==> flow/design.v <==
module edge_detector (
    input clock,
    input resetn,
    input increment_button,
    input tunning,
    output reg increment_signal
);
reg increment_button_prev;
reg reset_delay;  
always @(posedge clock or negedge resetn) begin
    if (!resetn) begin
        increment_button_prev <= 0;
        increment_signal <= 0;
        reset_delay <= 1'b1;  
    end else begin
        if (reset_delay != 1'b0) begin
            reset_delay <= reset_delay - 1'b1;
            increment_signal <= 0;  
        end else begin
            if (!increment_button_prev && increment_button && tunning) begin
                increment_signal <= 1;  
            end else begin
                increment_signal <= 0;  
            end
        end
        increment_button_prev <= increment_button;  
    end
end
endmodule
module my_counter #
(
    parameter counter_size = 31,
    parameter counter_limit = 32'd50000000
)
(
    input clock,
    input resetn,
    input enable,
    output reg [counter_size:0] counter
);
always @ (posedge clock or negedge resetn)
begin
    if (resetn == 1'b0) begin
        counter <= 'b0;
    end
    else begin
        if (enable == 1'b1) begin
            if (counter == counter_limit) begin
                counter <= 'b0;
            end
            else begin
                counter <= counter + 1'b1;
            end    
        end
        else begin
            counter <= counter;
        end
    end
end
endmodule
module my_signal_pulse #(
	parameter signal_period_one = 32'd50000000
)
(
input clock,
input resetn,
input [31:0] counter, 
output reg signal_gen
);
always @ (posedge clock or negedge resetn)
begin
  if(resetn == 1'b0) begin
    signal_gen <= 1'b0;
   end  
   else begin
	if(counter == signal_period_one) begin
		signal_gen <= 1'b1;
	end
	else begin
		signal_gen <= 1'b0;
	end
   end 
end
endmodule
module my_decoder (
    input clock,
    input resetn,
    input [31:0] seconds_in,
    input [31:0] minutes_in,
    input [31:0] hours_in,
    output reg [47:0] segment_out  
);
function [7:0] digit_to_segment;
    input [3:0] digit;
    case (digit)
        4'd0: digit_to_segment = 8'b11000000;  
        4'd1: digit_to_segment = 8'b11111001;  
        4'd2: digit_to_segment = 8'b10100100;  
        4'd3: digit_to_segment = 8'b10110000;  
        4'd4: digit_to_segment = 8'b10011001;  
        4'd5: digit_to_segment = 8'b10010010;  
        4'd6: digit_to_segment = 8'b10000010;  
        4'd7: digit_to_segment = 8'b11111000;  
        4'd8: digit_to_segment = 8'b10000000;  
        4'd9: digit_to_segment = 8'b10010000;  
        default: digit_to_segment = 8'b11000000;  
    endcase
endfunction
always @(posedge clock or negedge resetn) begin
    if (!resetn) begin
        segment_out <= {digit_to_segment(4'd0), digit_to_segment(4'd0), digit_to_segment(4'd0),
		  digit_to_segment(4'd0), digit_to_segment(4'd0), digit_to_segment(4'd0)};  
    end else begin
        if (seconds_in < 32'd60 && minutes_in < 32'd60 && hours_in < 32'd24) begin
            segment_out[7:0]   <= digit_to_segment(seconds_in % 10);  
            segment_out[15:8]  <= digit_to_segment(seconds_in / 10);  
            segment_out[23:16] <= digit_to_segment(minutes_in % 10);  
            segment_out[31:24] <= digit_to_segment(minutes_in / 10);  
            segment_out[39:32] <= digit_to_segment(hours_in % 10);    
            segment_out[47:40] <= digit_to_segment(hours_in / 10);    
        end else begin
            segment_out <= {digit_to_segment(4'd0), digit_to_segment(4'd0), digit_to_segment(4'd0), 
				digit_to_segment(4'd0), digit_to_segment(4'd0), digit_to_segment(4'd0)}; 
        end
    end
end
endmodule
module my_top_architecture (
    input clock,
    input resetn,
    input tunning,  
    input mode_switch,  
    input increment_button,  
    output wire [47:0] segment_out
);
wire [31:0] main_counter;
wire [31:0] seconds_counter;
wire [31:0] minutes_counter;
wire [31:0] hours_counter;
wire enable_seconds_counter;
wire enable_minutes_counter;
wire enable_hours_counter;
wire increment_signal;  
edge_detector edge_detector_inst (
    .clock(clock),
    .resetn(resetn),
    .increment_button(increment_button),
    .tunning(tunning),
    .increment_signal(increment_signal)
);
my_counter #(
    .counter_size(31),
    .counter_limit(32'd999)  
) main_counter_inst (
    .clock(clock),
    .resetn(resetn),
    .enable(1'b1),  
    .counter(main_counter)
);
my_signal_pulse #(
    .signal_period_one(32'd999)  
) my_signal_pulse_inst (
    .clock(clock),
    .resetn(resetn),
    .counter(main_counter),
    .signal_gen(enable_seconds_counter)  
);
my_counter #(
    .counter_size(31),
    .counter_limit(32'd59)  
) seconds_counter_inst (
    .clock(clock),
    .resetn(resetn),
    .enable(enable_seconds_counter && !tunning),  
    .counter(seconds_counter)
);
assign enable_minutes_counter = (enable_seconds_counter && (seconds_counter == 32'd59) && !tunning);
my_counter #(
    .counter_size(31),
    .counter_limit(32'd59)
) minutes_counter_inst (
    .clock(clock),
    .resetn(resetn),
    .enable(enable_minutes_counter || (increment_signal && mode_switch)),  
    .counter(minutes_counter)
);
assign enable_hours_counter = (enable_minutes_counter && (minutes_counter == 32'd59) && !tunning);
my_counter #(
    .counter_size(31),
    .counter_limit(32'd23)  
) hours_counter_inst (
    .clock(clock),
    .resetn(resetn),
    .enable(enable_hours_counter || (increment_signal && !mode_switch)),  
    .counter(hours_counter)
);
my_decoder my_decoder_inst (
    .clock(clock),
    .resetn(resetn),
    .seconds_in(seconds_counter),
    .minutes_in(minutes_counter),
    .hours_in(hours_counter),
    .segment_out(segment_out)
);
endmodule
==> flow/config.mk <==
export PLATFORM = sky130hd
export DESIGN_NAME = my_top_architecture
export DESIGN_NICKNAME = my_top_architecture
export VERILOG_FILES = /design/flow/design.v
export SDC_FILE = /design/flow/constraint.sdc
export NUM_CORES = 4
export LEC_CHECK = 0
export CAP_MARGIN = 20
export CORE_ASPECT_RATIO = 0.5
export CORE_MARGIN = 2
export CORE_UTILIZATION = 66
export CTS_CLUSTER_DIAMETER = 400
export CTS_CLUSTER_SIZE = 63
export PLACE_DENSITY = 0.35
export SLEW_MARGIN = 20
==> flow/constraint.sdc <==
create_clock -name core_clock -period 15.0 [get_ports {clock}]
set_input_delay 3.0000 -clock core_clock [delete_from_list [all_inputs] [get_ports {clock}]]
set_output_delay 3.0000 -clock core_clock [all_outputs]
set_load 0.01 [all_outputs]
run.sh (not shown) runs the stock make flow with config.mk's settings and CLKGATE_MAP_FILE=.
The baseline went through all stages and came out clean.
Then changed:
--- a/flow/config.mk
+++ b/flow/config.mk
@@ -9 +8,0 @@
-export CORE_ASPECT_RATIO = 0.5
@@ -12,3 +11 @@
-export CTS_CLUSTER_DIAMETER = 400
-export CTS_CLUSTER_SIZE = 63
-export PLACE_DENSITY = 0.35
+export CTS_CLUSTER_DIAMETER = 220
==> flow/constraint.sdc (replaced) <==
create_clock -name core_clock -period 12.1 [get_ports {clock}]
set_input_delay 2.4200 -clock core_clock [delete_from_list [all_inputs] [get_ports {clock}]]
set_output_delay 2.4200 -clock core_clock [all_outputs]
set_load 0.01 [all_outputs]
Non-clock buffer count came out higher by 151.
Synthesized cell count stays the same.
Count of clock-buffer cells in the layout does not change.
Setup slack is worse by 0.59 ns.
Then changed:
--- a/flow/config.mk
+++ b/flow/config.mk
@@ -10,2 +10,2 @@
-export CORE_UTILIZATION = 66
-export CTS_CLUSTER_DIAMETER = 220
+export CORE_UTILIZATION = 65
+export PLACE_DENSITY = 0.6
==> flow/constraint.sdc (replaced) <==
create_clock -name core_clock -period 10.3 [get_ports {clock}]
set_input_delay 2.0600 -clock core_clock [delete_from_list [all_inputs] [get_ports {clock}]]
set_output_delay 2.0600 -clock core_clock [all_outputs]
set_load 0.01 [all_outputs]
Result: With this change the flow ended with an error in global routing with DPL-0038. Synthesized area is unchanged. Synthesized cell count is unchanged. Die area rose slightly.
Then changed:
--- a/flow/config.mk
+++ b/flow/config.mk
@@ -10 +10 @@
-export CORE_UTILIZATION = 65
+export CORE_UTILIZATION = 40
==> flow/constraint.sdc (replaced) <==
create_clock -name core_clock -period 14.4 [get_ports {clock}]
set_input_delay 2.8800 -clock core_clock [delete_from_list [all_inputs] [get_ports {clock}]]
set_output_delay 2.8800 -clock core_clock [all_outputs]
set_load 0.01 [all_outputs]
=>
- The changed run produced a clean layout
- die size grows by 61%
- area after synthesis is unchanged
- synthesized cell count does not change
Then changed:
--- a/flow/config.mk
+++ b/flow/config.mk
@@ -7,0 +8 @@
+export ABC_AREA = 1
@@ -10 +11 @@
-export CORE_UTILIZATION = 40
+export CORE_UTILIZATION = 72
==> flow/constraint.sdc (replaced) <==
create_clock -name core_clock -period 21.0 [get_ports {clock}]
set_input_delay 4.2000 -clock core_clock [delete_from_list [all_inputs] [get_ports {clock}]]
set_output_delay 4.2000 -clock core_clock [all_outputs]
set_load 0.01 [all_outputs]
The new run completed without violations.
Design area goes down by 25%.
Synthesized cell count goes down by 16%.
Fmax goes up by 17%.
Final cell count goes down by 20%.

---

Setup of lane 1:
RTL: the design.v shown in full above, as it stands there.
==> flow/config.mk <==
export PLATFORM = sky130hd
export DESIGN_NAME = my_top_architecture
export DESIGN_NICKNAME = my_top_architecture
export VERILOG_FILES = /design/flow/design.v
export SDC_FILE = /design/flow/constraint.sdc
export NUM_CORES = 4
export LEC_CHECK = 0
export ABC_AREA = 1
export CAP_MARGIN = 35
export CORE_MARGIN = 6
export CORE_UTILIZATION = 58
export CTS_CLUSTER_DIAMETER = 387
export CTS_CLUSTER_SIZE = 97
export GPL_ROUTABILITY_DRIVEN = 0
export MAX_ROUTING_LAYER = met5
export MIN_ROUTING_LAYER = met1
export SETUP_SLACK_MARGIN = -0.95
export SLEW_MARGIN = 5
export TNS_END_PERCENT = 15
==> flow/constraint.sdc <==
create_clock -name core_clock -period 10.7 [get_ports {clock}]
set_input_delay 2.1400 -clock core_clock [delete_from_list [all_inputs] [get_ports {clock}]]
set_output_delay 2.1400 -clock core_clock [all_outputs]
set_load 0.01 [all_outputs]
Finished, but not clean: lane 1, with negative setup slack.
For lane 2, these inputs were changed with respect to lane 1:
- CORE_UTILIZATION changed from 58 to 16
- PLACE_DENSITY newly set to 0.52
- CTS_CLUSTER_SIZE changed from 97 to 20
--- outcome ---
- What lane 2 reported for met1 layer wirelength in the final routing has to be multiplied by 0.878 to get the figure for lane 1.
- Lane 2: flow complete, layout not clean; failing: negative setup slack
- Comparing lane 1 and lane 2, the higher wire length of the first global-routing pass is on lane 2.
- Diff lane 1 -> lane 2 | final cell count | increase of 1066
- In the tables for lane 1 and lane 2, number of clock buffers in the layout reads higher with lane 2.
- Looking at startpoint of the worst setup timing path, the minutes_counter_inst.counter[31]$_DFFE_PN0P_ result is from lane 2; the seconds_counter_inst.counter[29]$_DFFE_PN0P_ one comes from lane 1.
- Changes observed in lane 2 relative to lane 1: routed wire length higher, final area increased by 7.5% relative to the old numbers.
> inputs changed (lane 2 -> lane 3)
- an added CORE_ASPECT_RATIO of 0.5
- an added PLACE_DENSITY_LB_ADDON of 0.05
- an added HOLD_SLACK_MARGIN of 0.3
- a change of CORE_UTILIZATION from 16 to 38
- a deleted PLACE_DENSITY that had been 0.52
- a change of CTS_CLUSTER_SIZE from 20 to 93
==> results <==
Layout checks on lane 2: not met. Flow itself completed; violations: negative setup slack. Lane 3: complete, dirty (negative setup slack). The floorplan row count reported for lane 3 is smaller than that of lane 2 by 65. In the flow results for lane 3 and lane 2, the total core area is smaller on lane 3. Against lane 2, lane 3 comes in 8.9 points higher on global-route usage. Lane 3: finished layout cell area is 690 µm² lower than what lane 2 reported. Side by side, highest achievable clock rate turned out lower in lane 3 than in lane 2. Remaining antenna violation count: lane 3 vs lane 2 identical.
#### Input delta (lane 4 over lane 3)
- removing CTS_CLUSTER_SIZE (formerly 93)
- removing PLACE_DENSITY_LB_ADDON (formerly 0.05)
- removing MAX_ROUTING_LAYER (formerly met5)
- changing CAP_MARGIN from 35 to 20
- removing MIN_ROUTING_LAYER (formerly met1)
- removing CORE_ASPECT_RATIO (formerly 0.5)
- changing CORE_MARGIN from 6 to 2
- setting PLACE_DENSITY to 0.36 for the first time
- changing SLEW_MARGIN from 5 to 20
- changing CORE_UTILIZATION from 38 to 72
- removing SETUP_SLACK_MARGIN (formerly -0.95)
- removing CTS_CLUSTER_DIAMETER (formerly 387)
- removing GPL_ROUTABILITY_DRIVEN (formerly 0)
- removing HOLD_SLACK_MARGIN (formerly 0.3)
- changing the clock period (ns, I/O delays scaled along) from 10.7 to 8.45
[summary]
- Lane 4 never completed, since it errored out during 5_1_grt.
- Compared with lane 3, in lane 4 post-cts resize count +175; post-CTS repair timing setup buffer count went up by 36; number of rows created at floorplan has increased.
- Reported for lane 3 and lane 4, cts-stage hold buffer count turned out identical to the last digit.
- | initial cell density of the core | lane 4 vs lane 3 | 34 points higher |
Input changes introduced in lane 5 (baseline for comparison: lane 4):
- a change of CORE_UTILIZATION from 72 to 51
- a deleted TNS_END_PERCENT that had been 15
- a deleted ABC_AREA that had been 1
- a change of PLACE_DENSITY from 0.36 to 0.6
- a change of the clock period (ns, I/O delays scaled along) from 8.45 to 21.0
Results
The horizontal die dimension in lane 5 is 1.4 times that in lane 4. Lane 5 ended with more number of distinct library cells after synthesis than lane 4. Lane 5: full flow OK, the timing, design-rule and antenna checks passed. On area fraction in and, or, nand and nor cells, the higher figure sits with lane 4, not lane 5. Taking lane 5 over lane 4, the estimated wirelength of the detail-placed design ratio works out to 1.5. From lane 4 to lane 5, number of synthesized flops with an enable pin did not move at all. Die area: lane 5 worse than lane 4. Diff lane 5..lane 4 | count of input and output buffers | unchanged.
